// top
module top(
input clk,
input rst,
input  [31:0] b_rdata,
output [31:0] b_wdata,
output [31:0] addr,
output [3:0] we,
output en,
output rstout
    );
wire inst_valid;
wire [63:0] p_rdata;
wire [31:0] p_wdata;
wire done;
assign rstout = ~rst;
processor po(
        .clk(clk),
        .rst(rstout),
        .inst_valid(inst_valid),
        .p_rdata(p_rdata),
        .p_wdata(p_wdata),
        .done(done)
    );
controller co(
        .clk(clk),
        .rst(rstout),
        .done(done),
        .p_wdata(p_wdata),
        .b_rdata(b_rdata),
        .b_wdata(b_wdata),   
        .p_rdata(p_rdata),
        .addr(addr),
        .inst_valid(inst_valid),
        .we(we),
        .en(en)
    );
endmodule
For scale: ~330 flip-flops, roughly 22,000 µm² of cells after synthesis.
export LEC_CHECK = 0
export CAP_MARGIN = 20
export CORE_MARGIN = 2
export CORE_UTILIZATION = 58
export CTS_CLUSTER_DIAMETER = 379
export CTS_CLUSTER_SIZE = 25
export SLEW_MARGIN = 20
export TNS_END_PERCENT = 5
create_clock -name core_clock -period 3.55 [get_ports {clk}]
run.sh (not shown) runs the stock make flow with config.mk's settings and CLKGATE_MAP_FILE=.
The starting point finished but failed the layout checks on negative setup slack.
Edit:
Settings changed: CORE_UTILIZATION 58 to 40, CTS_CLUSTER_DIAMETER 379 to not set, CTS_CLUSTER_SIZE 25 to 53, TNS_END_PERCENT 5 to 50.
Clock period 3.55 ns to 6.0 ns, I/O delays scaled along.
The new run produced a clean layout.
Sequential power fell by 41%.
Non-clock buffer count is lower by 121.
Synthesized area is unchanged.
Fmax shrinks by 6.0%.
Clock-buffer cell count rose by 15.
Utilization falls by 22 points.
Worst setup slack is better by 2100 ps.
Via count came out lower by 4.2%.
Clock skew fell by 7.1 ps.
Die size climbs by about 44%.
Edit:
Settings changed: CTS_CLUSTER_SIZE 53 to not set, TNS_END_PERCENT 50 to not set.
Clock period 6.0 ns to 5.68 ns, I/O delays scaled along.
Outcome:
- routed wire length goes up by 1.3%
- combinational power goes up by about 6%
- area after synthesis is unchanged
- clock skew goes up by 29 ps
- first-iteration DRC count goes down by about 0.8%
Edit:
Settings changed: CORE_UTILIZATION 40 to 72, CTS_CLUSTER_DIAMETER set to 63, PLACE_DENSITY_LB_ADDON set to 0.24, SETUP_SLACK_MARGIN set to 1.4.
Clock period 5.68 ns to 4.75 ns, I/O delays scaled along.
Result:
- This time the run produced a layout that fails on negative setup slack
- via count goes up by 13%
- hold slack gets better by 32 ps
- maximum frequency goes up by 2.4%
- setup slack gets worse by 800 ps
- total power goes up by 16%
Edit:
Settings changed: CORE_ASPECT_RATIO set to 0.62, CORE_UTILIZATION 72 to 17, CTS_CLUSTER_DIAMETER 63 to not set, MAX_ROUTING_LAYER set to met4, PLACE_DENSITY_LB_ADDON 0.24 to not set, SETUP_SLACK_MARGIN 1.4 to not set.
Clock period 4.75 ns to 6.0 ns, I/O delays scaled along.
Effect: Now the flow completed with no timing, DRC or antenna violations. Clock-buffer cell count goes down by 1. Sequential power fell by 21%. Hold slack degrades by 18 ps. Synthesized area stays the same.
Edit:
Settings changed: ABC_AREA set to 1, CORE_ASPECT_RATIO 0.62 to not set, CORE_UTILIZATION 17 to 71, MAX_ROUTING_LAYER met4 to not set.
Clock period 6.0 ns to 7.03 ns, I/O delays scaled along.
Outcome:
- The changed run completed without violations
- sequential share of layout area went up by 0.49 points
- wire length fell by 6.2%
- power is lower by 16%
- via count goes up by 27%
- clock-buffer cell count is higher by 3
- cell area goes down by 1.4%
- synthesized cell count came out higher by 42%
- first-iteration DRC count grows by 12%
- core utilization grows by 59 points
- combinational power goes up by 25%
- flip-flop count is unchanged

========
## JK
top again, from the RTL that the note above started with.
make LEC_CHECK=0 CAP_MARGIN=20 CORE_ASPECT_RATIO=0.62 CORE_MARGIN=8 CORE_UTILIZATION=17 CTS_CLUSTER_SIZE=85 MAX_ROUTING_LAYER=met4 SETUP_SLACK_MARGIN=0.35 SLEW_MARGIN=20 finish   # period 6.0 ns
JK finished end to end and its layout was clean on timing, DRC and antenna.
Setup changes, JK to MS
- a change of CORE_MARGIN from 8 to 2
- a deleted CORE_ASPECT_RATIO that had been 0.62
- a change of CORE_UTILIZATION from 17 to 66
- an added GPL_ROUTABILITY_DRIVEN of 1
- an added CTS_CLUSTER_DIAMETER of 353
- an added ABC_AREA of 0
- a deleted SETUP_SLACK_MARGIN that had been 0.35
- a deleted CTS_CLUSTER_SIZE that had been 85
- a change of the clock period (ns, I/O delays scaled along) from 6.0 to 3.11
Findings:
- Layout checks on MS: not met. Flow itself completed; violations: setup timing.
- Where first-pass GRT wire length is concerned, JK is outperformed by MS.
- Against JK, placement row count in MS fell by more than a quarter.
- Post-synthesis to final-layout area growth (higher): MS
- Between MS and JK, it is MS whose non-clock buffer count is higher, by 147.
Changes in AL relative to MS:
- MAX_ROUTING_LAYER removed (was met4)
- CORE_UTILIZATION changed from 66 to 70
- ABC_AREA removed (was 0)
- CTS_CLUSTER_DIAMETER changed from 353 to 63
- GPL_ROUTABILITY_DRIVEN removed (was 1)
- the clock period (ns, I/O delays scaled along) changed from 3.11 to 4.75
- Half-perimeter wire length of the detailed placement result: AL lower than MS
- AL against MS: minimum setup slack in the final design went up 1.47 ns, via count went down 2.1%.
- Completing all stages was not enough for AL: its layout failed the final checks because of setup timing.
- Changes observed in AL relative to MS: portion of total power attributed to the clock network moved down; cell count after placement lost 117.

========
== run A ==
Starting RTL as in the previous note.
// top
module top(
input clk,
input rst,
input  [31:0] b_rdata,
output [31:0] b_wdata,
output [31:0] addr,
output [3:0] we,
output en,
output rstout
    );
wire inst_valid;
wire [63:0] p_rdata;
wire [31:0] p_wdata;
wire done;
assign rstout = ~rst;
processor po(
        .clk(clk),
        .rst(rstout),
        .inst_valid(inst_valid),
        .p_rdata(p_rdata),
        .p_wdata(p_wdata),
        .done(done)
    );
controller co(
        .clk(clk),
        .rst(rstout),
        .done(done),
        .p_wdata(p_wdata),
        .b_rdata(b_rdata),
        .b_wdata(b_wdata),   
        .p_rdata(p_rdata),
        .addr(addr),
        .inst_valid(inst_valid),
        .we(we),
        .en(en)
    );
endmodule
make LEC_CHECK=0 ABC_AREA=1 CAP_MARGIN=0 CORE_ASPECT_RATIO=0.5 CORE_MARGIN=2 CORE_UTILIZATION=72 CTS_CLUSTER_DIAMETER=356 CTS_CLUSTER_SIZE=10 HOLD_SLACK_MARGIN=0.28 PLACE_DENSITY=0.38 SETUP_SLACK_MARGIN=0.89 SLEW_MARGIN=20 finish   # period 3.05 ns
Run A: all stages done; final checks FAILED (setup timing).
Relative to run A, the following input files were edited for run B:
- swapping 72 for 66 in CORE_UTILIZATION
- swapping 10 for 25 in CTS_CLUSTER_SIZE
- clearing HOLD_SLACK_MARGIN, which used to be 0.28
- swapping 0 for 20 in CAP_MARGIN
- clearing CTS_CLUSTER_DIAMETER, which used to be 356
- clearing ABC_AREA, which used to be 1
- clearing PLACE_DENSITY, which used to be 0.38
- swapping 0.89 for 0.72 in SETUP_SLACK_MARGIN
- clearing CORE_ASPECT_RATIO, which used to be 0.5
- swapping 3.05 for 4.43 in the clock period (ns, I/O delays scaled along)
Notes after the runs:
- Post-synthesis area per instance: run B > run A
- Measured against run B, the finished layout cell area of run A comes out at 1.11 times the reference value.
- From the logs: run B reached the end of the flow and failed the layout checks with setup timing.
- Against run A, run B reports a worst-case headroom to the max-slew limit that is higher.
- NOTE post-CTS setup buffer count run A->run B decreased by more than 10%
- Sort run B and run A by combinational logic power, ascending, and run B comes first.
- Going from run A to run B, the non-clock inverter instance count of the final layout was found to have gone down by 75%.
- Sum of internal, switching and leakage power: run B and run A compared, higher one is run A
- Run B against run A: number of global-route vias before repair saw a decrease; wire length reported by the detailed router fell 21 mm.
The following lists how run C was set up differently from run B:
- SETUP_SLACK_MARGIN now 0.25, was 0.72
- CORE_UTILIZATION now 72, was 66
- CTS_CLUSTER_SIZE now 21, was 25
- CTS_CLUSTER_DIAMETER now 28, previously not set
- the clock period (ns, I/O delays scaled along) now 4.93, was 4.43
--- outcome ---
Run C: complete, dirty (setup timing). Diff run B -> run C | non-filler instance count after layout | decrease of 22. Run C does worse than run B on total power draw. Run C ends up with a global routing met1 resource utilization that is 6.1 points higher than in run B.
Modified inputs, run D compared to run C
- setting HOLD_SLACK_MARGIN to -0.06 for the first time
- setting GPL_ROUTABILITY_DRIVEN to 0 for the first time
### Flow results
- Not one of run D and run C finished clean.
- Ran to the end and failed final checks on setup timing: run D.
- Run C ran in full, but the layout does not pass; the checks complain about setup timing.
- Of run D and run C, run D shows the lower net count of the finished layout, with run C above it.
- [compare] base=run C new=run D: summed negative setup slack over all endpoints moved down; clock group share of total power moved down; met3 layer wire length in the routed design moved down.
- Looking at iteration-0 DRC count of the detailed router, run D sits 175 below run C.
- Against run C, run D comes in 2.7 points lower on aggregate global-route resource usage.
No activity file was given, so power comes from the tool's default toggle rates.
